## onyx
## SimulatedDevice
module SimulatedDevice(
    input[1:0] global_state,
    input sys_clk,
    input rx,
    output tx,
    input turn_left_signal,
    input turn_right_signal,
    input move_forward_signal,
    input move_backward_signal,
    input place_barrier_signal,
    input destroy_barrier_signal,
    input rst,
    input clutch,
    input throttle,
    input brake,
    input power_on,
    input power_off,
    output front_detector,
    output back_detector,
    output left_detector,
    output right_detector,
    output move_backward_light,
    output move_forward_light,
    output turn_left_light,
    output turn_right_light,
    output power_light,
    output reg [2:0] state_light,
    output reg [3:0] moving_light,
    output [7:0] seg1,
    output [7:0] seg2,
    output [7:0] an
    );
export LEC_CHECK = 0
export ABC_AREA = 1
export CAP_MARGIN = 20
export CORE_ASPECT_RATIO = 1.55
export CORE_MARGIN = 2
export CORE_UTILIZATION = 56
export HOLD_SLACK_MARGIN = -0.07
export MIN_ROUTING_LAYER = met1
export PLACE_DENSITY_LB_ADDON = 0.16
export SETUP_SLACK_MARGIN = 5.0
export SLEW_MARGIN = 20
export TNS_END_PERCENT = 45
create_clock -name core_clock -period 31.9 [get_ports {sys_clk}]
run.sh (not shown) runs the stock make flow with config.mk's settings and CLKGATE_MAP_FILE=.
Here is what was changed in the inputs of xenon compared with onyx.
==> flow/config.mk <==
export PLATFORM = sky130hd
export DESIGN_NAME = SimulatedDevice
export DESIGN_NICKNAME = SimulatedDevice
export VERILOG_FILES = /design/flow/design.v
export SDC_FILE = /design/flow/constraint.sdc
export NUM_CORES = 4
export LEC_CHECK = 0
export CAP_MARGIN = 20
export CORE_MARGIN = 2
export CORE_UTILIZATION = 40
export SLEW_MARGIN = 20
==> flow/constraint.sdc <==
create_clock -name core_clock -period 23.9 [get_ports {sys_clk}]
set_input_delay 4.7800 -clock core_clock [delete_from_list [all_inputs] [get_ports {sys_clk}]]
set_output_delay 4.7800 -clock core_clock [all_outputs]
set_load 0.01 [all_outputs]
Of onyx and xenon, the higher sequential area share after synthesis belongs to onyx.
[compare] base=onyx new=xenon: die span in x moved up; final routed wirelength across all metal layers moved up; switching power moved up; synthesis-to-finish area growth moved up.
Against onyx, core area in xenon rose by more than a quarter.
[diff] slack of the critical path, xenon relative to onyx: regression

---

## run A
SimulatedDevice again, from the RTL that the note above started with.
==> flow/design.v (excerpt) <==
module SimulatedDevice(
    input[1:0] global_state,
    input sys_clk,
    input rx,
    output tx,
    input turn_left_signal,
    input turn_right_signal,
    input move_forward_signal,
    input move_backward_signal,
    input place_barrier_signal,
    input destroy_barrier_signal,
    input rst,
    input clutch,
    input throttle,
    input brake,
    input power_on,
    input power_off,
    output front_detector,
    output back_detector,
    output left_detector,
    output right_detector,
    output move_backward_light,
    output move_forward_light,
    output turn_left_light,
    output turn_right_light,
    output power_light,
    output reg [2:0] state_light,
    output reg [3:0] moving_light,
    output [7:0] seg1,
    output [7:0] seg2,
    output [7:0] an
    );
Settings: LEC_CHECK=0, ABC_AREA=0, CAP_MARGIN=20, CELL_PAD_IN_SITES_GLOBAL_PLACEMENT=1, CORE_ASPECT_RATIO=1.57, CORE_MARGIN=7, CORE_UTILIZATION=50, CTS_CLUSTER_SIZE=24, GPL_ROUTABILITY_DRIVEN=1, HOLD_SLACK_MARGIN=-0.03, PLACE_DENSITY_LB_ADDON=0.29, SETUP_SLACK_MARGIN=3.0, SLEW_MARGIN=20, TNS_END_PERCENT=10; clock period 32.8 ns.
Run A reached the final stage; the timing, DRC and antenna checks on its layout passed.
### run A -> run B
==> flow/config.mk <==
export PLATFORM = sky130hd
export DESIGN_NAME = SimulatedDevice
export DESIGN_NICKNAME = SimulatedDevice
export VERILOG_FILES = /design/flow/design.v
export SDC_FILE = /design/flow/constraint.sdc
export NUM_CORES = 4
export LEC_CHECK = 0
export ABC_AREA = 1
export CAP_MARGIN = 20
export CORE_ASPECT_RATIO = 1.57
export CORE_MARGIN = 4
export CORE_UTILIZATION = 41
export SLEW_MARGIN = 20
export TNS_END_PERCENT = 10
==> flow/constraint.sdc <==
create_clock -name core_clock -period 22.6 [get_ports {sys_clk}]
set_input_delay 4.5200 -clock core_clock [delete_from_list [all_inputs] [get_ports {sys_clk}]]
set_output_delay 4.5200 -clock core_clock [all_outputs]
set_load 0.01 [all_outputs]
--- outcome ---
Taking run A as the reference, in run B layout overhead on the synthesized area now sits higher, post-route fraction of the period consumed by the critical path increased by 5.5 points relative to the old numbers, fraction of registers with async set/reset stayed essentially flat. Hold slack: run A and run B compared, higher one is run B. Of run A and run B, the higher tap cell instance count belongs to run B. On summed standard-cell area reported by yosys: run B sits below run A. The core footprint in run B sits 0.010 mm^2 above the value recorded for run A.
Modified inputs, run C compared to run B
diff --git a/flow/config.mk b/flow/config.mk
--- a/flow/config.mk
+++ b/flow/config.mk
@@ -8,7 +8,7 @@
 export ABC_AREA = 1
 export CAP_MARGIN = 20
-export CORE_ASPECT_RATIO = 1.57
-export CORE_MARGIN = 4
-export CORE_UTILIZATION = 41
+export CORE_MARGIN = 2
+export CORE_UTILIZATION = 72
+export CTS_CLUSTER_DIAMETER = 382
+export CTS_CLUSTER_SIZE = 98
 export SLEW_MARGIN = 20
-export TNS_END_PERCENT = 10
==> flow/constraint.sdc <==
create_clock -name core_clock -period 11.3 [get_ports {sys_clk}]
set_input_delay 2.2600 -clock core_clock [delete_from_list [all_inputs] [get_ports {sys_clk}]]
set_output_delay 2.2600 -clock core_clock [all_outputs]
set_load 0.01 [all_outputs]
### Flow results
- Stage in which a tool error killed run C: global routing.
- Taking run B over run C, the die boundary height ratio works out to 1.7.
- Of run B and run C, the higher cell area after placement belongs to run C.
- Going from run B to run C, mux contribution to synthesized area neither gained nor lost much, post-cts resize count picked up an extra 273, area share of and/or/nand/nor cells after synthesis neither gained nor lost much.
- Weighted congestion at the end of routability-driven global placement went up by more than 10% going from run B to run C.
- The worst setup slack before clock tree synthesis in run C was lower than what run B gave.
- Run C vs run B: core region area down in run C
- Re die size: run B was higher than run C.
Inputs modified between run C and run D:
diff --git a/flow/config.mk b/flow/config.mk
--- a/flow/config.mk
+++ b/flow/config.mk
@@ -9,6 +9,5 @@
 export CAP_MARGIN = 20
 export CORE_MARGIN = 2
-export CORE_UTILIZATION = 72
-export CTS_CLUSTER_DIAMETER = 382
-export CTS_CLUSTER_SIZE = 98
+export CORE_UTILIZATION = 65
+export SETUP_SLACK_MARGIN = -0.8
 export SLEW_MARGIN = 20
==> flow/constraint.sdc <==
create_clock -name core_clock -period 13.3 [get_ports {sys_clk}]
set_input_delay 2.6600 -clock core_clock [delete_from_list [all_inputs] [get_ports {sys_clk}]]
set_output_delay 2.6600 -clock core_clock [all_outputs]
set_load 0.01 [all_outputs]
## What came out
Re maximum level of the CTS H-tree: run D is 1 up on run C.
The flow for run D finished, though final verification flagged setup timing.
Measured against each other, run C and run D differ in number of CTS-inserted buffers, the higher figure coming from run D.
| placed cell count | lower: run C |
Total standard cell area after synthesis essentially unchanged between run D and run C.
Diff run C -> run D: chip area has increased, async set-reset flop share out of synthesis neither gained nor lost much, setup slack after placement increased 1.74 ns.
diff inputs: run D => run E
diff --git a/flow/config.mk b/flow/config.mk
--- a/flow/config.mk
+++ b/flow/config.mk
@@ -10,4 +10,4 @@
 export CORE_MARGIN = 2
 export CORE_UTILIZATION = 65
-export SETUP_SLACK_MARGIN = -0.8
+export SETUP_SLACK_MARGIN = -1.04
 export SLEW_MARGIN = 20
==> flow/constraint.sdc <==
create_clock -name core_clock -period 16.3 [get_ports {sys_clk}]
set_input_delay 3.2600 -clock core_clock [delete_from_list [all_inputs] [get_ports {sys_clk}]]
set_output_delay 3.2600 -clock core_clock [all_outputs]
set_load 0.01 [all_outputs]
Findings:
- In summary, run E completed successfully, with a layout that passed the timing, DRC and antenna checks.
- The run with more routed wire is run D, not run E.
- Summary of run E over run D: via count normalized by instance count decreased by about 7.4% relative to the old numbers; setup slack moved up; buffer share of cell area now smaller; largest fanout on the critical path now smaller; total power fell by 21%.
No activity file was given, so power comes from the tool's default toggle rates.
